==> flow/design.v <==
module data_source (
    input wire clk,
    input wire rst_n,
    output reg fifo_write_valid,
    output reg [8:0] fifo_write_data,
    input wire fifo_write_ready,
    output reg lcd_resetn
);
localparam MAX_CMDS = 69;
reg [8:0] init_cmd[MAX_CMDS:0];
localparam INIT_RESET   = 4'd0;
localparam INIT_PREPARE = 4'd1;
localparam INIT_WAKEUP  = 4'd2;
localparam INIT_SNOOZE  = 4'd3;
localparam INIT_WORKING = 4'd4;
localparam SEND_PIXEL_H = 4'd5;
localparam SEND_PIXEL_L = 4'd6;
localparam FRAME_DONE   = 4'd7;
localparam CNT_100MS = 32'd2700000;
localparam CNT_120MS = 32'd3240000;
localparam CNT_200MS = 32'd5400000;
reg [3:0] init_state;
reg [6:0] cmd_index;
reg [31:0] delay_cnt;
reg [15:0] pixel_cnt;
reg [15:0] pixel_data;
reg [3:0] frame_cmd_index;
localparam LCD_WIDTH = 240;
localparam LCD_HEIGHT = 135;
localparam PIXEL_COUNT = LCD_WIDTH * LCD_HEIGHT;
localparam COLOR_BLUE  = 16'h001F;
localparam COLOR_GREEN = 16'h07E0;
localparam COLOR_RED   = 16'hF800;
localparam CMD_CASET = 9'h02A;
localparam CMD_RASET = 9'h02B;
localparam CMD_RAMWR = 9'h02C;
initial begin
    init_cmd[0] = 9'h036;
    init_cmd[1] = 9'h170;
    init_cmd[2] = 9'h03A;
    init_cmd[3] = 9'h105;
    init_cmd[4] = 9'h0B2;
    init_cmd[5] = 9'h10C;
    init_cmd[6] = 9'h10C;
    init_cmd[7] = 9'h100;
    init_cmd[8] = 9'h133;
    init_cmd[9] = 9'h133;
    init_cmd[10] = 9'h0B7;
    init_cmd[11] = 9'h135;
    init_cmd[12] = 9'h0BB;
    init_cmd[13] = 9'h119;
    init_cmd[14] = 9'h0C0;
    init_cmd[15] = 9'h12C;
    init_cmd[16] = 9'h0C2;
    init_cmd[17] = 9'h101;
    init_cmd[18] = 9'h0C3;
    init_cmd[19] = 9'h112;
    init_cmd[20] = 9'h0C4;
    init_cmd[21] = 9'h120;
    init_cmd[22] = 9'h0C6;
    init_cmd[23] = 9'h10F;
    init_cmd[24] = 9'h0D0;
    init_cmd[25] = 9'h1A4;
    init_cmd[26] = 9'h1A1;
    init_cmd[27] = 9'h0E0;
    init_cmd[28] = 9'h1D0;
    init_cmd[29] = 9'h104;
    init_cmd[30] = 9'h10D;
    init_cmd[31] = 9'h111;
    init_cmd[32] = 9'h113;
    init_cmd[33] = 9'h12B;
    init_cmd[34] = 9'h13F;
    init_cmd[35] = 9'h154;
    init_cmd[36] = 9'h14C;
    init_cmd[37] = 9'h118;
    init_cmd[38] = 9'h10D;
    init_cmd[39] = 9'h10B;
    init_cmd[40] = 9'h11F;
    init_cmd[41] = 9'h123;
    init_cmd[42] = 9'h0E1;
    init_cmd[43] = 9'h1D0;
    init_cmd[44] = 9'h104;
    init_cmd[45] = 9'h10C;
    init_cmd[46] = 9'h111;
    init_cmd[47] = 9'h113;
    init_cmd[48] = 9'h12C;
    init_cmd[49] = 9'h13F;
    init_cmd[50] = 9'h144;
    init_cmd[51] = 9'h151;
    init_cmd[52] = 9'h12F;
    init_cmd[53] = 9'h11F;
    init_cmd[54] = 9'h11F;
    init_cmd[55] = 9'h120;
    init_cmd[56] = 9'h123;
    init_cmd[57] = 9'h021;
    init_cmd[58] = 9'h029;
    init_cmd[59] = 9'h02A;
    init_cmd[60] = 9'h100;
    init_cmd[61] = 9'h128;
    init_cmd[62] = 9'h101;
    init_cmd[63] = 9'h117;
    init_cmd[64] = 9'h02B;
    init_cmd[65] = 9'h100;
    init_cmd[66] = 9'h135;
    init_cmd[67] = 9'h100;
    init_cmd[68] = 9'h1BB;
    init_cmd[69] = 9'h02C;
end
always @(posedge clk or negedge rst_n) begin
    if (!rst_n) begin
        init_state <= INIT_RESET;
        cmd_index <= 0;
        delay_cnt <= 0;
        pixel_cnt <= 0;
        pixel_data <= 0;
        frame_cmd_index <= 0;
        lcd_resetn <= 0;
        fifo_write_valid <= 0;
        fifo_write_data <= 0;
    end else begin
        fifo_write_valid <= 0;
        case (init_state)
            INIT_RESET: begin
                lcd_resetn <= 0;
                if (delay_cnt == CNT_100MS) begin
                    delay_cnt <= 0;
                    init_state <= INIT_PREPARE;
                    lcd_resetn <= 1;
                end else begin
                    delay_cnt <= delay_cnt + 1;
                end
            end
            INIT_PREPARE: begin
                if (delay_cnt == CNT_200MS) begin
                    delay_cnt <= 0;
                    init_state <= INIT_WAKEUP;
                end else begin
                    delay_cnt <= delay_cnt + 1;
                end
            end
            INIT_WAKEUP: begin
                if (fifo_write_ready && !fifo_write_valid) begin
                    fifo_write_valid <= 1;
                    fifo_write_data <= 9'h011;
                    init_state <= INIT_SNOOZE;
                end
            end
            INIT_SNOOZE: begin
                if (delay_cnt == CNT_120MS) begin
                    delay_cnt <= 0;
                    cmd_index <= 0;
                    init_state <= INIT_WORKING;
                end else begin
                    delay_cnt <= delay_cnt + 1;
                end
            end
            INIT_WORKING: begin
                if (cmd_index <= MAX_CMDS) begin
                    if (fifo_write_ready && !fifo_write_valid) begin
                        fifo_write_valid <= 1;
                        fifo_write_data <= init_cmd[cmd_index];
                        cmd_index <= cmd_index + 1;
                    end
                end else begin
                    init_state <= SEND_PIXEL_H;
                    pixel_cnt <= 0;
                end
            end
            SEND_PIXEL_H: begin
                if (pixel_cnt < PIXEL_COUNT) begin
                    if (pixel_cnt < (PIXEL_COUNT / 3))
                        pixel_data <= COLOR_BLUE;
                    else if (pixel_cnt < (PIXEL_COUNT * 2 / 3))
                        pixel_data <= COLOR_GREEN;
                    else
                        pixel_data <= COLOR_RED;
                    if (fifo_write_ready && !fifo_write_valid) begin
                        fifo_write_valid <= 1;
                        fifo_write_data <= {1'b1, pixel_data[15:8]};
                        init_state <= SEND_PIXEL_L;
                    end
                end else begin
                    init_state <= FRAME_DONE;
                    frame_cmd_index <= 0;
                end
            end
            SEND_PIXEL_L: begin
                if (fifo_write_ready && !fifo_write_valid) begin
                    fifo_write_valid <= 1;
                    fifo_write_data <= {1'b1, pixel_data[7:0]};
                    pixel_cnt <= pixel_cnt + 1;
                    init_state <= SEND_PIXEL_H;
                end
            end
            FRAME_DONE: begin
                if (fifo_write_ready && !fifo_write_valid) begin
                    fifo_write_valid <= 1;
                    case (frame_cmd_index)
                        4'd0: fifo_write_data <= CMD_CASET;
                        4'd1: fifo_write_data <= 9'h100;
                        4'd2: fifo_write_data <= 9'h128;
                        4'd3: fifo_write_data <= 9'h101;
                        4'd4: fifo_write_data <= 9'h117;
                        4'd5: fifo_write_data <= CMD_RASET;
                        4'd6: fifo_write_data <= 9'h100;
                        4'd7: fifo_write_data <= 9'h135;
                        4'd8: fifo_write_data <= 9'h100;
                        4'd9: fifo_write_data <= 9'h1BB;
                        4'd10: fifo_write_data <= CMD_RAMWR;
                    endcase
                    if (frame_cmd_index == 4'd10) begin
                        frame_cmd_index <= 0;
                        pixel_cnt <= 0;
                        init_state <= SEND_PIXEL_H;
                    end else begin
                        frame_cmd_index <= frame_cmd_index + 1;
                    end
                end
            end
            default: init_state <= INIT_RESET;
        endcase
    end
end
endmodule
module fifo #(
    parameter DEPTH = 16,
    parameter WIDTH = 9
) (
    input wire clk,
    input wire rst_n,
    input wire read_ready,
    output wire read_valid,
    output reg [WIDTH-1:0] read_data,
    output wire write_ready,
    input wire write_valid,
    input wire [WIDTH-1:0] write_data
);
localparam PTR_BITS = $clog2(DEPTH);
reg [WIDTH-1:0] data [DEPTH-1:0];
reg [PTR_BITS:0] wr_ptr, rd_ptr;
wire [PTR_BITS:0] n = wr_ptr - rd_ptr;
integer i;
always @(posedge clk or negedge rst_n) begin
    if (!rst_n) begin
        for (i = 0; i < DEPTH; i = i + 1) begin
            data[i] <= 0;
        end
        wr_ptr <= 0;
        rd_ptr <= 0;
        read_data <= 0;
    end else begin
        if (write_valid && write_ready) begin
            data[wr_ptr[PTR_BITS-1:0]] <= write_data;
            wr_ptr <= wr_ptr + 1;
        end
        if (read_valid && read_ready) begin
            read_data <= data[rd_ptr[PTR_BITS-1:0]];
            rd_ptr <= rd_ptr + 1;
        end
    end
end
assign read_valid = (n != 0);
assign write_ready = (n != DEPTH);
endmodule
module serializer(
    input clk,
    input rst_n,
    input fifo_valid,         
    input [8:0] fifo_data,   
    output fifo_read_ready,   
    output reg CS,          
    output reg SCLK,       
    output reg D_C,          
    output reg SDA          
);
    localparam IDLE  = 2'd0;
    localparam LOAD  = 2'd1;
    localparam SHIFT = 2'd2;
    localparam DONE  = 2'd3;
    reg [1:0] state;
    reg [7:0] shift_reg;  
    reg [2:0] crt;   
    assign fifo_read_ready = (state == IDLE);
    always @(posedge clk or negedge rst_n) begin
        if (!rst_n) begin
            state     <= IDLE;
            shift_reg <= 8'd0;
            crt   <= 0;
            CS        <= 1;  
            SCLK      <= 0;
            D_C       <= 0;
            SDA       <= 0;
        end else begin
            case (state)
                IDLE: begin
                    CS   <= 1;
                    SCLK <= 0;
                    if (fifo_valid) begin
                        state <= LOAD;
                    end
                end
                LOAD: begin
                    D_C       <= fifo_data[8];  
                    shift_reg <= fifo_data[7:0];
                    crt <= 3'd7;  
                    CS        <= 0;  
                    state     <= SHIFT;
                end
                SHIFT: begin                 
                    if (SCLK == 0) begin
                        SCLK <= 1;
                        SDA  <= shift_reg[crt];
                    end else begin
                        SCLK <= 0;
                        if (crt == 0)
                            state <= DONE;
                        else
                            crt <= crt - 1;
                    end
                end
                DONE: begin
                    CS    <= 1; 
                    state <= IDLE;
                end
                default: state <= IDLE;
            endcase
        end
    end
endmodule
module lcd_driver_top (
    input  wire clk,
    input  wire rst_n,
    output wire lcd_resetn,
    output wire lcd_cs,
    output wire lcd_dc,
    output wire lcd_sclk,
    output wire lcd_sda
);
wire ds_fifo_write_valid;
wire [8:0] ds_fifo_write_data;
wire ds_fifo_write_ready;
wire fifo_serial_read_valid;
wire [8:0] fifo_serial_read_data;
wire fifo_serial_read_ready;
data_source data_source_inst (
    .clk(clk),
    .rst_n(rst_n),
    .fifo_write_valid(ds_fifo_write_valid),
    .fifo_write_data(ds_fifo_write_data),
    .fifo_write_ready(ds_fifo_write_ready),
    .lcd_resetn(lcd_resetn)
);
fifo #(
    .DEPTH(16),
    .WIDTH(9)
) fifo_inst (
    .clk(clk),
    .rst_n(rst_n),
    .read_ready(fifo_serial_read_ready),
    .read_valid(fifo_serial_read_valid),
    .read_data(fifo_serial_read_data),
    .write_ready(ds_fifo_write_ready),
    .write_valid(ds_fifo_write_valid),
    .write_data(ds_fifo_write_data)
);
serializer serializer_inst (
    .clk(clk),
    .rst_n(rst_n),
    .fifo_valid(fifo_serial_read_valid),
    .fifo_data(fifo_serial_read_data),
    .fifo_read_ready(fifo_serial_read_ready),
    .CS(lcd_cs),
    .SCLK(lcd_sclk),
    .D_C(lcd_dc),
    .SDA(lcd_sda)
);
endmodule
==> flow/run.sh <==
#!/bin/bash
# the make line also repeats each setting of config.mk as NAME=value (left out here)
make -C /OpenROAD-flow-scripts/flow DESIGN_CONFIG=/design/flow/config.mk WORK_HOME=/design/flow/orfs CLKGATE_MAP_FILE= finish
==> flow/config.mk <==
export PLATFORM = sky130hd
export DESIGN_NAME = lcd_driver_top
export DESIGN_NICKNAME = lcd_driver_top
export VERILOG_FILES = /design/flow/design.v
export SDC_FILE = /design/flow/constraint.sdc
export NUM_CORES = 4
export LEC_CHECK = 0
export CAP_MARGIN = 20
export CELL_PAD_IN_SITES_DETAIL_PLACEMENT = 0
export CELL_PAD_IN_SITES_GLOBAL_PLACEMENT = 0
export CORE_MARGIN = 2
export CORE_UTILIZATION = 72
export CTS_CLUSTER_SIZE = 41
export GPL_ROUTABILITY_DRIVEN = 0
export MIN_ROUTING_LAYER = met1
export PLACE_DENSITY_LB_ADDON = 0.0
export SETUP_SLACK_MARGIN = 0.83
export SLEW_MARGIN = 35
==> flow/constraint.sdc <==
create_clock -name core_clock -period 3.01 [get_ports {clk}]
set_input_delay 0.6020 -clock core_clock [delete_from_list [all_inputs] [get_ports {clk}]]
set_output_delay 0.6020 -clock core_clock [all_outputs]
set_load 0.01 [all_outputs]
==> flow_summary.yaml, run 1 <==
# yosys + openroad results
setup_path:
  reg2reg_from: "fifo_inst.rd_ptr[0]"
  cp-end-kind: "register"
  worstReg2RegEnd: "fifo_inst.read_data[5]"
  cp_cell_sequence: "buf_6 -> inv_2 -> ha_4 -> buf_12 -> a222oi_1 -> a211oi_1 -> a21oi_1 -> nand3_1 -> mux2_2"
  crit_fanout: 26
  crit_required_ps: 3500
  critPathTopFamily: "AND-OR/OR-AND gates"
  start_kind: "register"
  crit_slowest_cell: "a211oi_1"
  r2r_slack_ps: -150
  worstSetupStartpoint: "fifo_inst.rd_ptr[0]"
  critPathBufInv: 3
  worstSetupPathType: "reg2reg"
  cp_num_cells: 9
  worstRegToRegCells: 9
  max_stage_delay_ps: 1310
  endpoint: "fifo_inst.read_data[5]"
  critPathArrivalTime_ps: 3650
synth:
  top_cells_by_count: "260 x dfrtp_1, 155 x mux2_2, 91 x nand2_1"
  syn_avg_cell_area_um2: 10.73
  synth_area_mm2: 0.01396
  synthAoiAreaFrac_pct: 15.93
  topCellsByArea: "dfrtp_1 47%, mux2_2 13%, nand2_1 2.4%"
  topCombFamilyByArea: "AND-OR/OR-AND gates"
  syn_nets: 1330
  synth-xor-area-share_pct: 2.554
  yosys_most_used_dff: "dfrtp_1"
  synthCells: 1301
  simple_gate_area_share_pct: 14.70
  async_reset_ff_share_pct: 100.0
  ys_sh_adder_pct: 2.420
  ys_chip_area_mm2: 0.01396
  synthMostInstantiatedCell: "dfrtp_1"
  ys_cells: 1301
  ys_types: 86
  edf_count: 0
  yosys_register_bits: 263
  top_area_share_pct: 46.60
  synth_seq_share_pct: 47.17
  ys_warn_count: 4
  mux_share_pct: 13.89
  yosys.area.top_type: "dfrtp_1"
power_and_ir_drop:
  switching_share_pct: 22.68
  pwr.group.clock_mw: 3.64
  power.switching_mw: 1.646
  peakVddDrop_uv: 482.9
  leakagePower_nw: 8.261
  p_comb_mw: 0.0797
  combPwrFrac_pct: 1.1
  clock_power_share_pct: 50.2
  maxPowerGroup: "the clock network"
  seq-power_mw: 3.53
  power_density_mw_per_mm2: 414.8
  intPower_mw: 5.609
  seqPwrFrac_pct: 48.7
  power.total_mw: 7.254
global_route:
  grt_usage_pct: 44.73
  grt_overflow: 0
  grt_pass1_vias: 12124
  antenna_found_initial: 7
  grt_pass1_wl_um: 70420
  grt_max_degree: 111
cells_and_area:
  area_growth_pct: 25.28
  nets: 1414
detailed_routing:
  drt-wirelength-per-cell_um: 34.37
  drc: 0
  first_iter_violations: 2834
  vias: 13895
  wl_um: 57410
  dr.pass1.iters: 12
  ant_nets: 0
  vias_per_cell: 8.320
clock_tree:
  cts-root-buf: "clkbuf_16"
  cts_tree: "done"
  insertion_delay_ps: 560
  clk_pin_slew_worst_paths_ps: 70
  h-tree-depth: 1
  clock_path_buffers: 3
  cts_made_buffers: 28
  cts_sinks: 263
run_status:
  so.violations: "max-capacitance violations, max-slew violations, negative setup slack"
  status: "complete, but fails checks"
die:
  fp_util_pct: 73.89
  die-width_um: 143.3
  die_y_um: 143.3
  io_pins: 7
  rows: 50
  chipArea_mm2: 0.02052
  coreArea_mm2: 0.01889
timing:
  final.setup.worst_slack_ps: -148.2
  maxSlewHeadroom_pct: -8.765
  hold_slack_ps: 495.8
  slew_violations: 2
  min_period_ps: 3158
  max_freq_mhz: 316.6
  rsz0062_at_grt: "true"
  setup_viol: 8
  finalHoldViolations: 0
  tightest_slew_ps: 1622
  fin_skew_ps: 14.82
  tns_ps: -295.0
  period_used_pct: 104.9
hold_path:
  min_to: "serializer_inst.CS"
  hp-class: "reg2reg"
  hold_start: "serializer_inst.CS"
  hold_depth: 2
placed_design:
  port_buffers: 6
  dpl.hpwl_um: 23510
run:
  warnings: 48
  maxCapViolations: 1
[metal layers]
| metal | track usage [%] | vias up | share of wire [%] |
|---|---|---|---|
| met5 | 0 | - | 0.23 |
| met4 | 21.72 | 12 | 10 |
| met3 | 9.658 | 677 | 16 |
| met2 | 69.45 | 1683 | 42 |
| met1 | 60.24 | 6453 | 32 |
| li1 | - | 5070 | - |
[stage by stage]
stage	setup slack (ps)	utilization [%]	std cells	instance area, um^2
4_1_cts	274.4	88.05	1624	16630
3_3_place_gp	291.4	77.17	1519	14580
5_1_grt	-221.2	92.52	1666	17480
3_5_place_dp	211.0	77.19	1519	14580
6_report	-148.2	92.58	1670	17490
2_1_floorplan	100.5	-	1301	14220
[layout make-up]
| type | instances | area (um^2) |
|---|---|---|
| multi-input cells | 933 | 8232 |
| flip-flops and latches | 263 | 6600 |
| fillers | 586 | 1403 |
| repair buffers | 128 | 1240 |
| clock buffers | 38 | 849.6 |
| well taps | 260 | 325.3 |
| inverters | 31 | 125.1 |
| clock inverters | 13 | 108.9 |
| diodes | 4 | 10.01 |
[repair_timing]
action                     in CTS  in global routing
pin swaps                      16                 59
hold buffers                    1                  0
hold endpoints to repair       43                  0
gates resized                 136                124
cloned                         13                  4
buffers inserted               40                 38
setup endpoints to repair     226                227
==> run 2, diff against run 1 <==
CORE_MARGIN = 7   (was 2)
CORE_UTILIZATION = 66   (was 72)
MIN_ROUTING_LAYER = met2   (was met1)
PLACE_DENSITY_LB_ADDON = not set   (was 0.0)
SETUP_SLACK_MARGIN = -0.34   (was 0.83)
clock period = 3.45 ns   (was 3.01 ns; I/O delays follow)
==> flow_summary.yaml, run 2 <==
# yosys + openroad results
run_status:
  status: "finished clean"
setup_path:
  cp-end-kind: "register"
  crit_slowest_cell: "or4_4"
  worstSetupStartpoint: "fifo_inst.rd_ptr[1]"
  endpoint: "fifo_inst.data[10][5]"
  worstRegToRegCells: 8
  worstSetupPathType: "reg2reg"
  reg2reg_from: "fifo_inst.rd_ptr[1]"
  crit_fanout: 9
  critPathBufInv: 1
  start_kind: "register"
  cp_cell_sequence: "inv_1 -> ha_1 -> and3b_1 -> or4_4 -> a211oi_2 -> nor2_2 -> nand4b_2 -> mux2_2"
  r2r_slack_ps: 360
  cp_num_cells: 8
  worstReg2RegEnd: "fifo_inst.data[10][5]"
  critPathTopFamily: "simple AND/OR/NAND/NOR gates"
  crit_required_ps: 3910
  max_stage_delay_ps: 520
  critPathArrivalTime_ps: 3550
synth:
  top_area_share_pct: 46.60
  topCombFamilyByArea: "AND-OR/OR-AND gates"
  synth_seq_share_pct: 47.17
  topCellsByArea: "dfrtp_1 47%, mux2_2 13%, nand2_1 2.4%"
  edf_count: 0
  syn_nets: 1330
  ys_cells: 1301
  synth-xor-area-share_pct: 2.554
  synthAoiAreaFrac_pct: 15.93
  ys_warn_count: 4
  simple_gate_area_share_pct: 14.70
  async_reset_ff_share_pct: 100.0
  yosys_register_bits: 263
  mux_share_pct: 13.89
  yosys_most_used_dff: "dfrtp_1"
  ys_sh_adder_pct: 2.420
  ys_chip_area_mm2: 0.01396
  top_cells_by_count: "260 x dfrtp_1, 155 x mux2_2, 91 x nand2_1"
  syn_avg_cell_area_um2: 10.73
  yosys.area.top_type: "dfrtp_1"
  ys_types: 86
  synthCells: 1301
  synth_area_mm2: 0.01396
  synthMostInstantiatedCell: "dfrtp_1"
global_route:
  grt_usage_pct: 41.12
  grt_pass1_vias: 15809
  grt_pass1_wl_um: 57570
  antenna_found_initial: 0
  grt_max_degree: 91
  grt_overflow: 0
timing:
  finalHoldViolations: 0
  min_period_ps: 3092
  slew_violations: 0
  maxSlewHeadroom_pct: 35.74
  setup_viol: 0
  period_used_pct: 89.62
  tns_ps: 0
  fin_skew_ps: 25.28
  max_freq_mhz: 323.4
  tightest_slew_ps: 963.8
  rsz0062_at_grt: "false"
clock_tree:
  clock_path_buffers: 3
  insertion_delay_ps: 580
  cts-root-buf: "clkbuf_16"
  clk_pin_slew_worst_paths_ps: 60
  post_cts_buffers: 0
  cts_resized: 0
  cts_tree: "done"
  postCtsHoldBufs: 0
  h-tree-depth: 1
  cts_sinks: 263
  cts_made_buffers: 27
die:
  coreArea_mm2: 0.02089
  chipArea_mm2: 0.02542
  fp_util_pct: 66.83
  rows: 53
  die_y_um: 159.4
  io_pins: 7
  die-width_um: 159.4
detailed_routing:
  dr.pass1.iters: 13
  diodes: 0
  first_iter_violations: 3248
  vias_per_cell: 9.215
  vias: 14477
  ant_nets: 0
  drt-wirelength-per-cell_um: 22.85
  drc: 0
  wl_um: 35900
power_and_ir_drop:
  p_comb_mw: 0.0703
  clock_power_share_pct: 46.9
  combPwrFrac_pct: 1.2
  leakagePower_nw: 7.000
  maxPowerGroup: "sequential cells"
  peakVddDrop_uv: 370.3
  pwr.group.clock_mw: 2.79
  intPower_mw: 4.571
  power.total_mw: 5.939
  seqPwrFrac_pct: 51.9
  power_density_mw_per_mm2: 393.4
  seq-power_mw: 3.08
  switching_share_pct: 23.03
  power.switching_mw: 1.368
cells_and_area:
  fin_cells: 1571
  nets: 1308
  area_growth_pct: 8.146
  utilization_pct: 72.28
placed_design:
  port_buffers: 6
  dp.cells: 1525
  dpl.hpwl_um: 22930
run:
  warnings: 44
  maxCapViolations: 0
hold_path:
  hp-class: "in2async"
==> run 2: metrics by stage <==
step | setup slack, ps | hold slack, ps | cell area (um^2)
2_1_floorplan | 174.7 | 394.4 | 13960
6_report | 358.1 | 147.9 | 15100
4_1_cts | 431.6 | 171.1 | 15100
3_3_place_gp | 490.9 | 457.5 | 14280
3_5_place_dp | 440.9 | 463.7 | 14290
5_1_grt | 174.7 | 206.3 | 15100
==> run 2: layer usage <==
layer  routed length (um)  global-route usage [%]
met4                 4002                   8.259
met3                13900                   54.19
met1                    0                       -
met2                17890                   49.89
met5                  113                   11.24
==> run 2: layout make-up <==
class                      count  area (um^2)
clock buffer                  36        719.4
fill                        1536         5791
timing repair buffer          37        322.8
clock inverter                10        86.33
sequential                   263         6585
inverter                      31        116.4
multi-input combinational    919         6924
tap                          275        344.1
==> run 3, diff against run 2 <==
CAP_MARGIN = 15   (was 20)
CELL_PAD_IN_SITES_DETAIL_PLACEMENT = 2   (was 0)
CELL_PAD_IN_SITES_GLOBAL_PLACEMENT = 2   (was 0)
CORE_ASPECT_RATIO = 0.81   (was not set)
CORE_UTILIZATION = 35   (was 66)
CTS_CLUSTER_DIAMETER = 333   (was not set)
CTS_CLUSTER_SIZE = 26   (was 41)
GPL_ROUTABILITY_DRIVEN = 1   (was 0)
GPL_TIMING_DRIVEN = 0   (was not set)
HOLD_SLACK_MARGIN = 0.07   (was not set)
MAX_ROUTING_LAYER = met4   (was not set)
MIN_ROUTING_LAYER = met1   (was met2)
SLEW_MARGIN = 10   (was 35)
TNS_END_PERCENT = 75   (was not set)
clock period = 5.53 ns   (was 3.45 ns; I/O delays follow)
==> flow_summary.yaml, run 3 <==
# yosys + openroad results
synth:
  ys_cells: 1301
  top_area_share_pct: 46.60
  topCombFamilyByArea: "AND-OR/OR-AND gates"
  yosys.area.top_type: "dfrtp_1"
  ys_types: 86
  ys_chip_area_mm2: 0.01396
  synthAoiAreaFrac_pct: 15.93
  synthMostInstantiatedCell: "dfrtp_1"
  top_cells_by_count: "260 x dfrtp_1, 155 x mux2_2, 91 x nand2_1"
  ys_sh_adder_pct: 2.420
  ys_warn_count: 4
  edf_count: 0
  mux_share_pct: 13.89
  syn_nets: 1330
  synth_seq_share_pct: 47.17
  topCellsByArea: "dfrtp_1 47%, mux2_2 13%, nand2_1 2.4%"
  synthCells: 1301
  synth-xor-area-share_pct: 2.554
  async_reset_ff_share_pct: 100.0
  synth_area_mm2: 0.01396
  yosys_register_bits: 263
  yosys_most_used_dff: "dfrtp_1"
  simple_gate_area_share_pct: 14.70
  syn_avg_cell_area_um2: 10.73
cells_and_area:
  fill_cells: 4148
  area_growth_pct: 8.792
  utilization_pct: 38.83
  nets: 1354
  finish.instance_area_mm2: 0.01519
timing:
  fin_skew_ps: 31.92
  rsz0062_at_grt: "false"
  slew_violations: 0
  period_used_pct: 84.04
  max_freq_mhz: 215.2
  setup_viol: 0
  min_period_ps: 4647
  maxSlewHeadroom_pct: 25.01
  hold_slack_ps: 483.1
  finalHoldViolations: 0
  tns_ps: 0
  tightest_slew_ps: 1110
setup_path:
  worstRegToRegCells: 10
  crit_top_cell: "clkbuf_1"
  start_kind: "register"
  crit_fanout: 10
  reg2reg_from: "fifo_inst.rd_ptr[2]"
  cp_num_cells: 10
  cp_cell_sequence: "clkbuf_1 -> inv_1 -> clkbuf_1 -> ha_1 -> and3b_1 -> or4_4 -> a211oi_2 -> nor2_2 -> nand3_2 -> mux2_2"
  critPathArrivalTime_ps: 5050
  crit_slowest_cell: "a211oi_2"
  worstSetupStartpoint: "fifo_inst.rd_ptr[2]"
  worstSetupPathType: "reg2reg"
  r2r_slack_ps: 880
  cp-end-kind: "register"
  critPathBufInv: 3
  worstReg2RegEnd: "fifo_inst.data[8][4]"
  crit_required_ps: 5940
  endpoint: "fifo_inst.data[8][4]"
  critPathTopFamily: "simple AND/OR/NAND/NOR gates"
  max_stage_delay_ps: 720
global_route:
  grt_pass1_wl_um: 75880
  grt_pass1_vias: 11606
  grt_max_degree: 101
  antenna_found_initial: 2
  grt_usage_pct: 21.65
  grt_overflow: 0
placed_design:
  place_area_mm2: 0.01476
  dpl.hpwl_um: 34960
  port_buffers: 6
  gp_congestion: 0.8705
clock_tree:
  cts_made_buffers: 14
  cts_sinks: 263
  h-tree-depth: 1
  insertion_delay_ps: 520
  clock_path_buffers: 3
  post_cts_buffers: 0
  clk_pin_slew_worst_paths_ps: 110
  cts-root-buf: "clkbuf_16"
  postCtsHoldBufs: 0
  cts_resized: 0
  cts_tree: "done"
die:
  rows: 65
  io_pins: 7
  die_y_um: 193.8
  fp_util_pct: 35.69
  chipArea_mm2: 0.04571
  die-width_um: 235.9
  coreArea_mm2: 0.03912
power_and_ir_drop:
  p_comb_mw: 0.0446
  power_density_mw_per_mm2: 208.1
  power.switching_mw: 0.7220
  clock_power_share_pct: 37.8
  power.total_mw: 3.161
  pwr.group.clock_mw: 1.19
  intPower_mw: 2.439
  combPwrFrac_pct: 1.4
  switching_share_pct: 22.84
  maxPowerGroup: "sequential cells"
  seqPwrFrac_pct: 60.8
  peakVddDrop_uv: 221.7
  leakagePower_nw: 6.806
  seq-power_mw: 1.92
detailed_routing:
  wl_um: 48940
  vias_per_cell: 5.890
  ant_nets: 0
  first_iter_violations: 735
  drt-wirelength-per-cell_um: 26.22
  vias: 10990
  dr.pass1.iters: 5
  drc: 0
hold_path:
  hold_start: "serializer_inst.CS"
  hold_depth: 2
  hp-class: "reg2reg"
  min_to: "serializer_inst.CS"
run_status:
  status: "finished clean"
run:
  maxCapViolations: 0
  warnings: 44
run 3: cell type report:
type	instances	area, um^2	area share [%]
Inverter	31	116.4	0.7661
Antenna cell	1	2.502	0.01648
Clock inverter	1	30.03	0.1977
Clock buffer	19	390.4	2.570
Multi-Input combinational cell	919	6924	45.59
Tap cell	536	670.6	4.416
Buffer	88	349.1	2.298
Timing Repair Buffer	8	120.1	0.7908
Sequential cell	263	6585	43.36
run 3: through the flow:
step | worst slack, ps | instances
2_1_floorplan | 2255 | 1301
3_3_place_gp | -8987 | 1843
3_5_place_dp | 906.8 | 1845
4_1_cts | 895.6 | 1865
5_1_grt | 690.9 | 1866
6_report | 882.8 | 1866
run 3: layer usage:
layer | global-route usage (%) | up-vias | part of all wire, %
met5 | - | - | 0
met4 | 3.575 | 0 | 1.8
met3 | 3.295 | 54 | 4.4
met2 | 30.61 | 201 | 42
met1 | 32.89 | 5854 | 52
li1 | - | 4881 | -
==> run 4, diff against run 3 <==
ABC_AREA = 1   (was not set)
CAP_MARGIN = 20   (was 15)
CELL_PAD_IN_SITES_DETAIL_PLACEMENT = not set   (was 2)
CELL_PAD_IN_SITES_GLOBAL_PLACEMENT = not set   (was 2)
CORE_ASPECT_RATIO = not set   (was 0.81)
CORE_MARGIN = 2   (was 7)
CORE_UTILIZATION = 72   (was 35)
CTS_CLUSTER_DIAMETER = not set   (was 333)
CTS_CLUSTER_SIZE = not set   (was 26)
GPL_ROUTABILITY_DRIVEN = not set   (was 1)
GPL_TIMING_DRIVEN = not set   (was 0)
HOLD_SLACK_MARGIN = not set   (was 0.07)
MAX_ROUTING_LAYER = not set   (was met4)
MIN_ROUTING_LAYER = not set   (was met1)
PLACE_DENSITY = 0.43   (was not set)
SETUP_SLACK_MARGIN = 0.87   (was -0.34)
SLEW_MARGIN = 20   (was 10)
TNS_END_PERCENT = not set   (was 75)
clock period = 3.07 ns   (was 5.53 ns; I/O delays follow)
==> flow_summary.yaml, run 4 <==
# implementation run metrics
clock_tree:
  cts_made_buffers: 27
  cts_sinks: 263
  clock_path_buffers: 3
  cts-root-buf: "clkbuf_16"
  h-tree-depth: 1
  postCtsHoldBufs: 0
synth:
  ys_types: 46
  synth_area_mm2: 0.01444
  ys_sh_adder_pct: 2.339
  syn_avg_cell_area_um2: 7.422
  top_area_share_pct: 45.05
  synthCells: 1946
  syn_nets: 1975
  ys_chip_area_mm2: 0.01444
  synthMostInstantiatedCell: "nand2_1"
  synthAoiAreaFrac_pct: 10.21
  ys_warn_count: 4
  yosys.area.top_type: "dfrtp_1"
  synth_seq_share_pct: 45.59
  topCellsByArea: "dfrtp_1 45%, nand2_1 18%, nand3_1 4.7%"
  top_cells_by_count: "691 x nand2_1, 260 x dfrtp_1, 175 x nor2_1"
  mux_share_pct: 0
  synth-xor-area-share_pct: 2.062
  ys_cells: 1946
  yosys_most_used_dff: "dfrtp_1"
  topCombFamilyByArea: "simple AND/OR/NAND/NOR gates"
  simple_gate_area_share_pct: 33.44
  edf_count: 0
  yosys_register_bits: 263
  async_reset_ff_share_pct: 100.0
placed_design:
  dpl.hpwl_um: 26820
  dp.cells: 2186
  port_buffers: 6
  place_ws_ps: 418.5
  place_area_mm2: 0.01478
  gp_congestion: 0.9787
die:
  chipArea_mm2: 0.02121
  die-width_um: 145.6
  coreArea_mm2: 0.01959
  die_y_um: 145.6
  rows: 51
  io_pins: 7
  fp_util_pct: 73.73
run_status:
  lastStage: "global routing"
  status: "stopped before the end"
==> run 4: what timing repair did <==
item,4_1_cts
gates resized,68
pin swaps,9
hold endpoints to repair,0
endpoints found under the setup margin,209
setup buffers,25
cloned,17
==> run 5, diff against run 4 <==
ABC_AREA = not set   (was 1)
CORE_UTILIZATION = 68   (was 72)
PLACE_DENSITY = not set   (was 0.43)
SETUP_SLACK_MARGIN = not set   (was 0.87)
clock period = 6.29 ns   (was 3.07 ns; I/O delays follow)
==> flow_summary.yaml, run 5 <==
# yosys + openroad results
run_status:
  status: "finished clean"
setup_path:
  start_kind: "register"
  critPathBufInv: 2
  cp_cell_sequence: "buf_4 -> inv_1 -> ha_1 -> xor3_1 -> or4_4 -> a211o_2 -> a21oi_4 -> or2_2 -> o311ai_0"
  cp_num_cells: 9
  crit_slowest_cell: "a21oi_4"
  r2r_slack_ps: 2470
  crit_fanout: 42
  max_stage_delay_ps: 560
  critPathTopFamily: "AND-OR/OR-AND gates"
  cp-end-kind: "register"
  crit_required_ps: 6680
  critPathArrivalTime_ps: 4210
  worstSetupPathType: "reg2reg"
  worstReg2RegEnd: "data_source_inst.pixel_cnt[6]"
  worstSetupStartpoint: "fifo_inst.rd_ptr[3]"
  worstRegToRegCells: 9
  endpoint: "data_source_inst.pixel_cnt[6]"
  reg2reg_from: "fifo_inst.rd_ptr[3]"
cells_and_area:
  area_growth_pct: 7.752
  nets: 1288
run:
  maxCapViolations: 0
  warnings: 48
timing:
  max_freq_mhz: 261.7
  setup_viol: 0
  maxSlewHeadroom_pct: 35.57
  tightest_slew_ps: 963.9
  min_period_ps: 3821
  slew_violations: 0
  tns_ps: 0
  finalHoldViolations: 0
  period_used_pct: 60.75
  hold_slack_ps: 483.7
  fin_skew_ps: 12.19
  rsz0062_at_grt: "false"
global_route:
  antenna_found_initial: 0
  grt_pass1_vias: 10223
  busiest_layer: "met2"
  grt_max_degree: 158
  grt_usage_pct: 32.14
  grtUsageMet2_pct: 52.83
  use_met3_pct: 3.571
  grt_pass1_wl_um: 55740
  grt_overflow: 0
  grt_util_met1_pct: 45.64
clock_tree:
  post_cts_buffers: 0
  postCtsHoldBufs: 0
  clock_path_buffers: 3
  cts_made_buffers: 27
  clk_pin_slew_worst_paths_ps: 60
  cts_tree: "done"
  cts_resized: 0
  h-tree-depth: 1
  cts_sinks: 263
  insertion_delay_ps: 550
  cts-root-buf: "clkbuf_16"
synth:
  simple_gate_area_share_pct: 14.70
  async_reset_ff_share_pct: 100.0
  top_cells_by_count: "260 x dfrtp_1, 155 x mux2_2, 91 x nand2_1"
  syn_nets: 1330
  yosys.area.top_type: "dfrtp_1"
  synthAoiAreaFrac_pct: 15.93
  ys_warn_count: 4
  edf_count: 0
  topCombFamilyByArea: "AND-OR/OR-AND gates"
  ys_sh_adder_pct: 2.420
  synthCells: 1301
  ys_cells: 1301
  yosys_register_bits: 263
  ys_types: 86
  ys_chip_area_mm2: 0.01396
  mux_share_pct: 13.89
  topCellsByArea: "dfrtp_1 47%, mux2_2 13%, nand2_1 2.4%"
  synthMostInstantiatedCell: "dfrtp_1"
  synth-xor-area-share_pct: 2.554
  synth_area_mm2: 0.01396
  top_area_share_pct: 46.60
  syn_avg_cell_area_um2: 10.73
  synth_seq_share_pct: 47.17
  yosys_most_used_dff: "dfrtp_1"
hold_path:
  hold_depth: 2
  hp-class: "reg2reg"
  hold_start: "serializer_inst.SDA"
  min_to: "serializer_inst.SDA"
placed_design:
  gp_congestion: 0.9162
  port_buffers: 6
  dpl.hpwl_um: 22210
die:
  fp_util_pct: 69.22
  die_y_um: 147.3
  io_pins: 7
  rows: 52
  chipArea_mm2: 0.02169
  coreArea_mm2: 0.02017
  die-width_um: 147.3
detailed_routing:
  ant_nets: 0
  vias_per_cell: 6.757
  drc: 0
  dr.pass1.iters: 5
  diodes: 0
  vias: 10466
  drt-wirelength-per-cell_um: 21.95
  first_iter_violations: 984
  wl_um: 34010
power_and_ir_drop:
  combPwrFrac_pct: 1.0
  leakagePower_nw: 6.950
  peakVddDrop_uv: 209.1
  p_comb_mw: 0.0335
  power.switching_mw: 0.7081
  seq-power_mw: 1.69
  power_density_mw_per_mm2: 225.8
  seqPwrFrac_pct: 49.8
  pwr.group.clock_mw: 1.67
  intPower_mw: 2.689
  switching_share_pct: 20.84
  clock_power_share_pct: 49.2
  maxPowerGroup: "sequential cells"
[run 5: final cells by class]
type / instances / area (um^2)
Multi-Input combinational cell: 919 / 6915
Inverter: 31 / 116.4
Timing Repair Buffer: 17 / 160.2
Tap cell: 270 / 337.8
Fill cell: 1425 / 5126
Clock inverter: 13 / 188.9
Clock buffer: 36 / 739.5
Sequential cell: 263 / 6585
[run 5: through the flow]
stage | instances | util [%] | cell area [um^2] | setup WS [ps] | total power, mW
floorplan | 1301 | - | 13960 | 3015 | 1.723
global placement | 1500 | 69.96 | 14110 | 2576 | 1.759
detailed placement | 1500 | 69.96 | 14110 | 2531 | 1.759
CTS | 1549 | 74.56 | 15040 | 2508 | 3.417
global route | 1549 | 74.58 | 15040 | 2152 | 3.490
finish | 1549 | 74.58 | 15040 | 2469 | 3.397
[run 5: routing by layer]
layer,routed length [um],vias to the layer above
li1,-,4782
met3,1719,73
met5,0,-
met2,16460,333
met1,14710,5278
met4,1110,0
==> run 6, diff against run 5 <==
CELL_PAD_IN_SITES_DETAIL_PLACEMENT = 1   (was not set)
CELL_PAD_IN_SITES_GLOBAL_PLACEMENT = 1   (was not set)
CORE_ASPECT_RATIO = 0.98   (was not set)
CORE_UTILIZATION = 52   (was 68)
CTS_CLUSTER_DIAMETER = 369   (was not set)
GPL_ROUTABILITY_DRIVEN = 0   (was not set)
HOLD_SLACK_MARGIN = 0.09   (was not set)
MAX_ROUTING_LAYER = met4   (was not set)
MIN_ROUTING_LAYER = met2   (was not set)
SLEW_MARGIN = 0   (was 20)
TNS_END_PERCENT = 20   (was not set)
clock period = 4.17 ns   (was 6.29 ns; I/O delays follow)
==> flow_summary.yaml, run 6 <==
# yosys + openroad results
run_status:
  status: "finished clean"
clock_tree:
  insertion_delay_ps: 570
  cts-root-buf: "clkbuf_16"
  cts_tree: "done"
  post_cts_buffers: 0
  cts_resized: 0
  cts_sinks: 263
  clk_pin_slew_worst_paths_ps: 60
  h-tree-depth: 1
  cts_made_buffers: 30
  postCtsHoldBufs: 0
  clock_path_buffers: 3
setup_path:
  crit_required_ps: 4600
  critPathBufInv: 2
  r2r_slack_ps: 760
  worstReg2RegEnd: "fifo_inst.data[9][0]"
  cp_cell_sequence: "inv_1 -> buf_4 -> ha_1 -> xor3_1 -> or4_4 -> a211oi_2 -> nor2_2 -> nand4b_2 -> mux2_2"
  crit_slowest_cell: "a211oi_2"
  max_stage_delay_ps: 470
  endpoint: "fifo_inst.data[9][0]"
  worstSetupStartpoint: "fifo_inst.rd_ptr[3]"
  reg2reg_from: "fifo_inst.rd_ptr[3]"
  cp_num_cells: 9
  cp-end-kind: "register"
  worstRegToRegCells: 9
  critPathTopFamily: "simple AND/OR/NAND/NOR gates"
  start_kind: "register"
  critPathArrivalTime_ps: 3840
  crit_fanout: 15
  worstSetupPathType: "reg2reg"
die:
  fp_util_pct: 52.68
  rows: 59
  die-width_um: 169.5
  io_pins: 7
  die_y_um: 166.2
  coreArea_mm2: 0.02650
  chipArea_mm2: 0.02817
synth:
  synth_area_mm2: 0.01396
  mux_share_pct: 13.89
  ys_sh_adder_pct: 2.420
  ys_cells: 1301
  edf_count: 0
  topCombFamilyByArea: "AND-OR/OR-AND gates"
  ys_types: 86
  top_area_share_pct: 46.60
  synthMostInstantiatedCell: "dfrtp_1"
  ys_chip_area_mm2: 0.01396
  yosys_most_used_dff: "dfrtp_1"
  syn_avg_cell_area_um2: 10.73
  synthCells: 1301
  async_reset_ff_share_pct: 100.0
  topCellsByArea: "dfrtp_1 47%, mux2_2 13%, nand2_1 2.4%"
  synthAoiAreaFrac_pct: 15.93
  yosys.area.top_type: "dfrtp_1"
  yosys_register_bits: 263
  synth-xor-area-share_pct: 2.554
  synth_seq_share_pct: 47.17
  top_cells_by_count: "260 x dfrtp_1, 155 x mux2_2, 91 x nand2_1"
  simple_gate_area_share_pct: 14.70
  syn_nets: 1330
  ys_warn_count: 4
cells_and_area:
  fill_cells: 2772
  nets: 1308
  area_growth_pct: 10.66
  flop_area_mm2: 0.006585
  logic_area_mm2: 0.006910
timing:
  fin_skew_ps: 25.92
  setup_viol: 0
  final.setup.worst_slack_ps: 764.0
  tns_ps: 0
  rsz0062_at_grt: "false"
  min_period_ps: 3406
  slew_violations: 0
  period_used_pct: 81.68
  tightest_slew_ps: 1175
  maxSlewHeadroom_pct: 21.66
  finalHoldViolations: 0
  max_freq_mhz: 293.6
global_route:
  grt_max_degree: 124
  grt_pass1_vias: 16409
  grt_usage_pct: 45.00
  grt_overflow: 0
  antenna_found_initial: 0
  grt_pass1_wl_um: 64740
detailed_routing:
  drc: 0
  wl_um: 40740
  dr.pass1.iters: 8
  vias: 14548
  vias_per_cell: 8.887
  first_iter_violations: 2597
  diodes: 0
  drt-wirelength-per-cell_um: 24.89
  ant_nets: 0
hold_path:
  hp-class: "in2async"
power_and_ir_drop:
  pwr.group.clock_mw: 2.97
  intPower_mw: 4.421
  combPwrFrac_pct: 1.0
  peakVddDrop_uv: 290.5
  power.switching_mw: 1.161
  p_comb_mw: 0.0576
  switching_share_pct: 20.80
  seq-power_mw: 2.55
  seqPwrFrac_pct: 45.7
  maxPowerGroup: "the clock network"
  leakagePower_nw: 7.139
  power_density_mw_per_mm2: 361.3
  clock_power_share_pct: 53.2
placed_design:
  port_buffers: 6
  dpl.hpwl_um: 26060
  place_ws_ps: 904.2
run:
  warnings: 46
  maxCapViolations: 0
run 6: metrics by stage:
step / cells / hold slack, ps / power (mW) / cell area, um^2 / utilization [%]
2_1_floorplan: 1301 / 439.1 / 2.599 / 13960 / -
3_3_place_gp: 1580 / 458.9 / 2.658 / 14320 / 54.02
3_5_place_dp: 1580 / 462.6 / 2.658 / 14320 / 54.02
4_1_cts: 1635 / 207.3 / 5.595 / 15440 / 58.25
5_1_grt: 1637 / 235.8 / 5.712 / 15450 / 58.29
6_report: 1637 / 201.9 / 5.582 / 15450 / 58.29
run 6: cell type report:
| class | instances | area share [%] |
|---|---|---|
| multi-input combinational | 919 | 44.73 |
| tap | 335 | 2.713 |
| sequential | 263 | 42.63 |
| clock buffer | 42 | 5.807 |
| clock inverter | 13 | 1.442 |
| inverter | 31 | 0.7532 |
| timing repair buffer | 34 | 1.928 |
run 6: layer usage:
layer / track usage [%] / wire (um)
met5: - / 0
met4: 7.321 / 3274
met3: 57.03 / 16660
met2: 54.04 / 20800
met1: - / 0
==> run 7, diff against run 6 <==
CELL_PAD_IN_SITES_DETAIL_PLACEMENT = not set   (was 1)
CELL_PAD_IN_SITES_GLOBAL_PLACEMENT = not set   (was 1)
CORE_ASPECT_RATIO = not set   (was 0.98)
CORE_UTILIZATION = 72   (was 52)
CTS_CLUSTER_DIAMETER = not set   (was 369)
GPL_ROUTABILITY_DRIVEN = not set   (was 0)
HOLD_SLACK_MARGIN = not set   (was 0.09)
MAX_ROUTING_LAYER = not set   (was met4)
MIN_ROUTING_LAYER = not set   (was met2)
PLACE_DENSITY_LB_ADDON = 0.0   (was not set)
SLEW_MARGIN = 20   (was 0)
TNS_END_PERCENT = not set   (was 20)
clock period = 3.39 ns   (was 4.17 ns; I/O delays follow)
==> flow_summary.yaml, run 7 <==
# yosys + openroad results
power_and_ir_drop:
  seqPwrFrac_pct: 50.1
  peakVddDrop_uv: 449.8
  clock_power_share_pct: 48.8
  power_density_mw_per_mm2: 412.6
  p_comb_mw: 0.0699
  seq-power_mw: 3.14
  intPower_mw: 4.951
  combPwrFrac_pct: 1.1
  power.switching_mw: 1.319
  leakagePower_nw: 7.060
  switching_share_pct: 21.03
  pwr.group.clock_mw: 3.06
  power.total_mw: 6.270
  maxPowerGroup: "sequential cells"
detailed_routing:
  vias: 10977
  ant_nets: 0
  wl_um: 36280
  drc: 0
  vias_per_cell: 7.028
  first_iter_violations: 1389
  diodes: 0
  dr.pass1.iters: 8
  drt-wirelength-per-cell_um: 23.22
synth:
  topCombFamilyByArea: "AND-OR/OR-AND gates"
  async_reset_ff_share_pct: 100.0
  ys_warn_count: 4
  yosys_most_used_dff: "dfrtp_1"
  synth_seq_share_pct: 47.17
  synth-xor-area-share_pct: 2.554
  top_area_share_pct: 46.60
  syn_avg_cell_area_um2: 10.73
  top_cells_by_count: "260 x dfrtp_1, 155 x mux2_2, 91 x nand2_1"
  synthCells: 1301
  ys_cells: 1301
  yosys_register_bits: 263
  ys_sh_adder_pct: 2.420
  syn_nets: 1330
  simple_gate_area_share_pct: 14.70
  synthAoiAreaFrac_pct: 15.93
  ys_types: 86
  ys_chip_area_mm2: 0.01396
  yosys.area.top_type: "dfrtp_1"
  edf_count: 0
  synth_area_mm2: 0.01396
  synthMostInstantiatedCell: "dfrtp_1"
  mux_share_pct: 13.89
  topCellsByArea: "dfrtp_1 47%, mux2_2 13%, nand2_1 2.4%"
timing:
  min_period_ps: 3058
  tightest_slew_ps: 1161
  finalHoldViolations: 0
  max_freq_mhz: 327.0
  maxSlewHeadroom_pct: 22.61
  tns_ps: 0
  fin_skew_ps: 16.73
  setup_viol: 0
  period_used_pct: 90.22
  slew_violations: 0
  rsz0062_at_grt: "false"
clock_tree:
  cts_sinks: 263
  insertion_delay_ps: 540
  postCtsHoldBufs: 0
  cts_tree: "done"
  post_cts_buffers: 0
  clk_pin_slew_worst_paths_ps: 60
  cts_resized: 0
  cts-root-buf: "clkbuf_16"
  h-tree-depth: 1
  clock_path_buffers: 3
  cts_made_buffers: 27
setup_path:
  critPathArrivalTime_ps: 3470
  start_kind: "register"
  worstRegToRegCells: 8
  critPathBufInv: 1
  crit_fanout: 9
  critPathTopFamily: "simple AND/OR/NAND/NOR gates"
  cp-end-kind: "register"
  worstReg2RegEnd: "fifo_inst.data[9][0]"
  cp_num_cells: 8
  r2r_slack_ps: 330
  crit_required_ps: 3800
  endpoint: "fifo_inst.data[9][0]"
  crit_slowest_cell: "xor3_1"
  worstSetupPathType: "reg2reg"
  worstSetupStartpoint: "fifo_inst.rd_ptr[3]"
  cp_cell_sequence: "inv_1 -> ha_1 -> xor3_1 -> or4_4 -> a211oi_2 -> nor2_2 -> nand4b_2 -> mux2_2"
  max_stage_delay_ps: 450
  reg2reg_from: "fifo_inst.rd_ptr[3]"
global_route:
  antenna_found_initial: 0
  grt_overflow: 0
  grt_max_degree: 98
  grt_usage_pct: 36.01
  grt_pass1_vias: 10440
  grt_pass1_wl_um: 57770
hold_path:
  hp-class: "in2async"
die:
  die_y_um: 143.3
  io_pins: 7
  fp_util_pct: 73.89
  coreArea_mm2: 0.01889
  die-width_um: 143.3
  chipArea_mm2: 0.02052
  rows: 50
run_status:
  status: "finished clean"
cells_and_area:
  finish.instance_area_mm2: 0.01520
  utilization_pct: 80.43
  fin_cells: 1562
  flop_area_mm2: 0.006585
  nets: 1310
  area_growth_pct: 8.845
  fill_cells: 1182
  logic_area_mm2: 0.006915
run:
  warnings: 42
  maxCapViolations: 0
placed_design:
  gp_congestion: 0.9200
  place_area_mm2: 0.01427
  dp.cells: 1512
  dpl.hpwl_um: 23540
  port_buffers: 6
## run 7: per-stage QoR
step / hold WS, ps / worst slack (ps)
2_1_floorplan: 382.4 / 114.7
3_3_place_gp: 461.6 / 471.8
3_5_place_dp: 459.7 / 386.2
4_1_cts: 183.7 / 357.0
5_1_grt: 222.5 / 132.8
6_report: 139.0 / 331.6
## run 7: layout make-up
| cell class | instances | share of cell area (%) |
|---|---|---|
| Multi-Input combinational cell | 919 | 45.51 |
| Sequential cell | 263 | 43.33 |
| Clock buffer | 36 | 4.998 |
| Timing Repair Buffer | 39 | 2.223 |
| Tap cell | 260 | 2.141 |
| Clock inverter | 14 | 1.029 |
| Inverter | 31 | 0.7658 |
## run 7: layer usage
layer  up-vias  global-route usage, %  wire [um]
met1      5446                  51.56      14830
met2       620                  56.89      16940
li1       4816                      -          -
met5         -                      0          0
met4         0                  9.185        960
met3        95                  7.411       3541
==> run 8, diff against run 7 <==
CAP_MARGIN = 15   (was 20)
CELL_PAD_IN_SITES_DETAIL_PLACEMENT = 2   (was not set)
CELL_PAD_IN_SITES_GLOBAL_PLACEMENT = 2   (was not set)
CORE_ASPECT_RATIO = 0.81   (was not set)
CORE_MARGIN = 10   (was 2)
CORE_UTILIZATION = 57   (was 72)
CTS_CLUSTER_DIAMETER = 188   (was not set)
CTS_CLUSTER_SIZE = 26   (was not set)
GPL_ROUTABILITY_DRIVEN = 1   (was not set)
GPL_TIMING_DRIVEN = 0   (was not set)
HOLD_SLACK_MARGIN = 0.07   (was not set)
MAX_ROUTING_LAYER = met4   (was not set)
MIN_ROUTING_LAYER = met1   (was not set)
PLACE_DENSITY_LB_ADDON = not set   (was 0.0)
SETUP_SLACK_MARGIN = -0.34   (was not set)
SLEW_MARGIN = 10   (was 20)
TNS_END_PERCENT = 75   (was not set)
clock period = 5.53 ns   (was 3.39 ns; I/O delays follow)
==> flow_summary.yaml, run 8 <==
# implementation run metrics
die:
  die-width_um: 193.9
  rows: 51
  io_pins: 7
  die_y_um: 160.9
  fp_util_pct: 58.03
  coreArea_mm2: 0.02406
  chipArea_mm2: 0.03119
synth:
  mux_share_pct: 13.89
  top_area_share_pct: 46.60
  async_reset_ff_share_pct: 100.0
  synthAoiAreaFrac_pct: 15.93
  synth_area_mm2: 0.01396
  yosys.area.top_type: "dfrtp_1"
  edf_count: 0
  yosys_register_bits: 263
  syn_nets: 1330
  ys_cells: 1301
  ys_chip_area_mm2: 0.01396
  topCellsByArea: "dfrtp_1 47%, mux2_2 13%, nand2_1 2.4%"
  ys_warn_count: 4
  topCombFamilyByArea: "AND-OR/OR-AND gates"
  syn_avg_cell_area_um2: 10.73
  synthMostInstantiatedCell: "dfrtp_1"
  simple_gate_area_share_pct: 14.70
  yosys_most_used_dff: "dfrtp_1"
  ys_sh_adder_pct: 2.420
  top_cells_by_count: "260 x dfrtp_1, 155 x mux2_2, 91 x nand2_1"
  synth-xor-area-share_pct: 2.554
  ys_types: 86
  synthCells: 1301
  synth_seq_share_pct: 47.17
run_status:
  status: "stopped before the end"
  lastStage: "detailed placement"
  firstError: "[ERROR DPL-0033] detailed placement checks failed during check placement."
placed_design:
  port_buffers: 6
  gp_congestion: 0.9257
==> run 8: per-stage QoR <==
step | hold slack (ps) | cell area (um^2)
after floorplan | 439.1 | 13960
after global placement | 457.6 | 14420
==> run 9, diff against run 8 <==
CAP_MARGIN = 20   (was 15)
CELL_PAD_IN_SITES_DETAIL_PLACEMENT = not set   (was 2)
CELL_PAD_IN_SITES_GLOBAL_PLACEMENT = not set   (was 2)
CORE_ASPECT_RATIO = not set   (was 0.81)
CORE_MARGIN = 2   (was 10)
CORE_UTILIZATION = 40   (was 57)
CTS_CLUSTER_DIAMETER = not set   (was 188)
CTS_CLUSTER_SIZE = not set   (was 26)
GPL_ROUTABILITY_DRIVEN = not set   (was 1)
GPL_TIMING_DRIVEN = not set   (was 0)
HOLD_SLACK_MARGIN = not set   (was 0.07)
MAX_ROUTING_LAYER = not set   (was met4)
MIN_ROUTING_LAYER = not set   (was met1)
SETUP_SLACK_MARGIN = not set   (was -0.34)
SLEW_MARGIN = 20   (was 10)
TNS_END_PERCENT = not set   (was 75)
clock period = 10.0 ns   (was 5.53 ns; I/O delays follow)
==> flow_summary.yaml, run 9 <==
# yosys + openroad results
synth:
  synthAoiAreaFrac_pct: 15.93
  syn_nets: 1330
  yosys.area.top_type: "dfrtp_1"
  ys_warn_count: 4
  edf_count: 0
  topCellsByArea: "dfrtp_1 47%, mux2_2 13%, nand2_1 2.4%"
  top_cells_by_count: "260 x dfrtp_1, 155 x mux2_2, 91 x nand2_1"
  topCombFamilyByArea: "AND-OR/OR-AND gates"
  top_area_share_pct: 46.60
  yosys_most_used_dff: "dfrtp_1"
  synth_area_mm2: 0.01396
  ys_types: 86
  synthCells: 1301
  ys_sh_adder_pct: 2.420
  synth_seq_share_pct: 47.17
  ys_chip_area_mm2: 0.01396
  synthMostInstantiatedCell: "dfrtp_1"
  simple_gate_area_share_pct: 14.70
  async_reset_ff_share_pct: 100.0
  syn_avg_cell_area_um2: 10.73
  yosys_register_bits: 263
  ys_cells: 1301
  mux_share_pct: 13.89
  synth-xor-area-share_pct: 2.554
detailed_routing:
  drt-wirelength-per-cell_um: 20.53
  first_iter_violations: 902
  vias_per_cell: 5.948
  drc: 0
  vias: 10350
  wl_um: 35720
  met1_length_um: 16420
  dr.pass1.iters: 6
  wl_met2_um: 16510
  diodes: 0
  top_layer: "met4"
  wl_met3_um: 1760
  ant_nets: 0
die:
  coreArea_mm2: 0.03446
  chipArea_mm2: 0.03641
  fp_util_pct: 40.52
  rows: 68
  io_pins: 7
  die-width_um: 190.8
  die_y_um: 190.8
run_status:
  status: "finished clean"
setup_path:
  critPathBufInv: 2
  crit_slowest_cell: "or4_4"
  critPathArrivalTime_ps: 4140
  worstSetupPathType: "reg2reg"
  worstRegToRegCells: 9
  start_kind: "register"
  worstSetupStartpoint: "fifo_inst.rd_ptr[2]"
  r2r_slack_ps: 6310
  max_stage_delay_ps: 530
  cp_cell_sequence: "buf_4 -> inv_1 -> ha_1 -> and3b_1 -> or4_4 -> a211oi_2 -> nor2_2 -> nand4b_2 -> mux2_2"
  reg2reg_from: "fifo_inst.rd_ptr[2]"
  critPathTopFamily: "simple AND/OR/NAND/NOR gates"
  cp_num_cells: 9
  crit_required_ps: 10450
  worstReg2RegEnd: "fifo_inst.data[10][1]"
  cp-end-kind: "register"
  crit_fanout: 35
  endpoint: "fifo_inst.data[10][1]"
global_route:
  grt_max_degree: 146
  grt_usage_pct: 19.83
  grt_pass1_vias: 10086
  antenna_found_initial: 0
  grt_pass1_wl_um: 57200
  grt_overflow: 0
power_and_ir_drop:
  switching_share_pct: 21.27
  power.total_mw: 2.256
  maxPowerGroup: "the clock network"
  clock_power_share_pct: 51.9
  intPower_mw: 1.776
  p_comb_mw: 0.0218
  power.switching_mw: 0.4798
  peakVddDrop_uv: 123.8
  seq-power_mw: 1.06
  combPwrFrac_pct: 1.0
  power_density_mw_per_mm2: 146.4
  seqPwrFrac_pct: 47.2
  pwr.group.clock_mw: 1.17
  leakagePower_nw: 7.026
clock_tree:
  h-tree-depth: 1
  insertion_delay_ps: 570
  post_cts_buffers: 0
  cts_tree: "done"
  clock_path_buffers: 3
  cts_sinks: 263
  cts-root-buf: "clkbuf_16"
  cts_made_buffers: 29
  postCtsHoldBufs: 0
  clk_pin_slew_worst_paths_ps: 60
  cts_resized: 0
placed_design:
  gp_congestion: 0.8438
  place_area_mm2: 0.01435
  port_buffers: 6
  dp.cells: 1686
  dpl.hpwl_um: 23040
timing:
  max_freq_mhz: 270.7
  fin_skew_ps: 9.377
  min_period_ps: 3695
  rsz0062_at_grt: "false"
  finalHoldViolations: 0
  maxSlewHeadroom_pct: 28.59
  slew_violations: 0
  tightest_slew_ps: 1068
  tns_ps: 0
  period_used_pct: 36.95
  setup_viol: 0
cells_and_area:
  fin_cells: 1740
  area_growth_pct: 10.38
  utilization_pct: 44.72
  nets: 1291
  finish.instance_area_mm2: 0.01541
hold_path:
  hp-class: "reg2reg"
  hold_depth: 1
  min_to: "data_source_inst.delay_cnt[31]"
  hold_start: "data_source_inst.delay_cnt[31]"
run:
  warnings: 46
  maxCapViolations: 0
[run 9: metal layers]
layer | track usage, % | vias up
li1 | - | 4782
met1 | 28.05 | 5243
met2 | 31.48 | 255
met3 | 2.871 | 70
met4 | 5.874 | 0
met5 | 0 | -
[run 9: stage by stage]
step,hold slack [ps],setup slack [ps]
floorplan,439.1,6725
global placement,463.5,6418
detailed placement,467.6,6335
CTS,481.5,6334
global route,503.4,6027
finish,479.6,6305
[run 9: area by class of cell]
class / instances / area, um^2
inverter: 31 / 116.4
sequential: 263 / 6585
clock inverter: 18 / 249.0
multi-input combinational: 919 / 6910
clock buffer: 36 / 812.0
tap: 455 / 569.3
fill: 3237 / 19050
timing repair buffer: 18 / 167.7
==> run 10, diff against run 9 <==
CORE_UTILIZATION = 61   (was 40)
CTS_CLUSTER_SIZE = 31   (was not set)
HOLD_SLACK_MARGIN = 0.3   (was not set)
SETUP_SLACK_MARGIN = -0.4   (was not set)
clock period = 4.06 ns   (was 10.0 ns; I/O delays follow)
==> flow_summary.yaml, run 10 <==
# yosys + openroad results
clock_tree:
  clock_path_buffers: 3
  insertion_delay_ps: 540
  postCtsHoldBufs: 0
  cts_tree: "done"
  h-tree-depth: 1
  post_cts_buffers: 0
  cts_made_buffers: 29
  cts_resized: 0
  cts_sinks: 263
  cts-root-buf: "clkbuf_16"
  clk_pin_slew_worst_paths_ps: 60
timing:
  maxSlewHeadroom_pct: 42.60
  min_period_ps: 3357
  setup_viol: 0
  finalHoldViolations: 0
  fin_skew_ps: 11.11
  period_used_pct: 82.68
  tightest_slew_ps: 861.0
  rsz0062_at_grt: "false"
  max_freq_mhz: 297.9
  slew_violations: 0
  tns_ps: 0
power_and_ir_drop:
  combPwrFrac_pct: 1.0
  seq-power_mw: 2.62
  intPower_mw: 4.298
  p_comb_mw: 0.0570
  switching_share_pct: 21.09
  seqPwrFrac_pct: 48.1
  power.switching_mw: 1.149
  maxPowerGroup: "the clock network"
  pwr.group.clock_mw: 2.77
  clock_power_share_pct: 50.8
  leakagePower_nw: 7.065
  power_density_mw_per_mm2: 356.9
  peakVddDrop_uv: 286.6
  power.total_mw: 5.447
die:
  rows: 55
  coreArea_mm2: 0.02257
  die-width_um: 155.3
  io_pins: 7
  chipArea_mm2: 0.02411
  fp_util_pct: 61.85
  die_y_um: 155.3
synth:
  yosys_most_used_dff: "dfrtp_1"
  ys_cells: 1301
  syn_avg_cell_area_um2: 10.73
  topCellsByArea: "dfrtp_1 47%, mux2_2 13%, nand2_1 2.4%"
  synth_seq_share_pct: 47.17
  yosys.area.top_type: "dfrtp_1"
  synth_area_mm2: 0.01396
  ys_chip_area_mm2: 0.01396
  async_reset_ff_share_pct: 100.0
  edf_count: 0
  synthAoiAreaFrac_pct: 15.93
  mux_share_pct: 13.89
  synthMostInstantiatedCell: "dfrtp_1"
  simple_gate_area_share_pct: 14.70
  topCombFamilyByArea: "AND-OR/OR-AND gates"
  ys_types: 86
  syn_nets: 1330
  ys_warn_count: 4
  synth-xor-area-share_pct: 2.554
  top_area_share_pct: 46.60
  top_cells_by_count: "260 x dfrtp_1, 155 x mux2_2, 91 x nand2_1"
  ys_sh_adder_pct: 2.420
  yosys_register_bits: 263
  synthCells: 1301
placed_design:
  port_buffers: 6
  dpl.hpwl_um: 23450
  gp_congestion: 0.9140
setup_path:
  worstReg2RegEnd: "data_source_inst.pixel_cnt[13]"
  crit_fanout: 24
  start_kind: "register"
  critPathBufInv: 2
  worstSetupPathType: "reg2reg"
  endpoint: "data_source_inst.pixel_cnt[13]"
  critPathTopFamily: "simple AND/OR/NAND/NOR gates"
  worstSetupStartpoint: "data_source_inst.cmd_index[1]"
  cp_cell_sequence: "inv_1 -> ha_1 -> nand2b_1 -> o2111ai_1 -> nand4_1 -> buf_4 -> or4_1 -> or3_1 -> a21oi_1"
  worstRegToRegCells: 9
  cp-end-kind: "register"
  crit_slowest_cell: "dfrtp_1"
  critPathArrivalTime_ps: 3820
  crit_required_ps: 4520
  r2r_slack_ps: 700
  max_stage_delay_ps: 750
  reg2reg_from: "data_source_inst.cmd_index[1]"
  cp_num_cells: 9
run:
  warnings: 44
  maxCapViolations: 0
detailed_routing:
  drt-wirelength-per-cell_um: 22.29
  drc: 0
  vias_per_cell: 6.654
  vias: 10514
  wl_um: 35220
  first_iter_violations: 1040
  dr.pass1.iters: 6
  diodes: 0
  ant_nets: 0
cells_and_area:
  nets: 1301
  fill_cells: 1753
  area_growth_pct: 9.330
  utilization_pct: 67.62
run_status:
  status: "finished clean"
global_route:
  grt_pass1_vias: 10105
  grt_max_degree: 96
  grt_usage_pct: 29.55
  grt_pass1_wl_um: 56630
  grt_overflow: 0
  antenna_found_initial: 0
hold_path:
  hp-class: "in2async"
## run 10: layer usage
metal	GRT usage, %	wire, um	vias to the layer above
li1	-	-	4809
met1	46.17	16580	5306
met2	45.31	15840	358
met3	3.231	2233	41
met4	5.417	561	0
met5	0	0	-
## run 10: final cells by class
type	instances	area (um^2)	area share [%]
clock buffer	38	849.6	5.566
clock inverter	16	185.2	1.213
timing repair buffer	28	255.2	1.672
multi-input combinational	919	6915	45.31
tap	285	356.6	2.336
sequential	263	6585	43.14
inverter	31	116.4	0.7624
## run 10: through the flow
| step | instances | cell area [um^2] | setup WS [ps] | hold slack (ps) |
|---|---|---|---|---|
| after CTS | 1580 | 15260 | 809.2 | 321.8 |
| after floorplan | 1301 | 13960 | 784.7 | 439.1 |
| after global routing | 1580 | 15260 | 610.0 | 334.9 |
| final | 1580 | 15260 | 703.4 | 274.7 |
| after global placement | 1526 | 14220 | 865.2 | 452.1 |
| after detailed placement | 1526 | 14220 | 840.5 | 466.5 |
Power figures rest on the tool's default switching activity, not on a simulated workload.
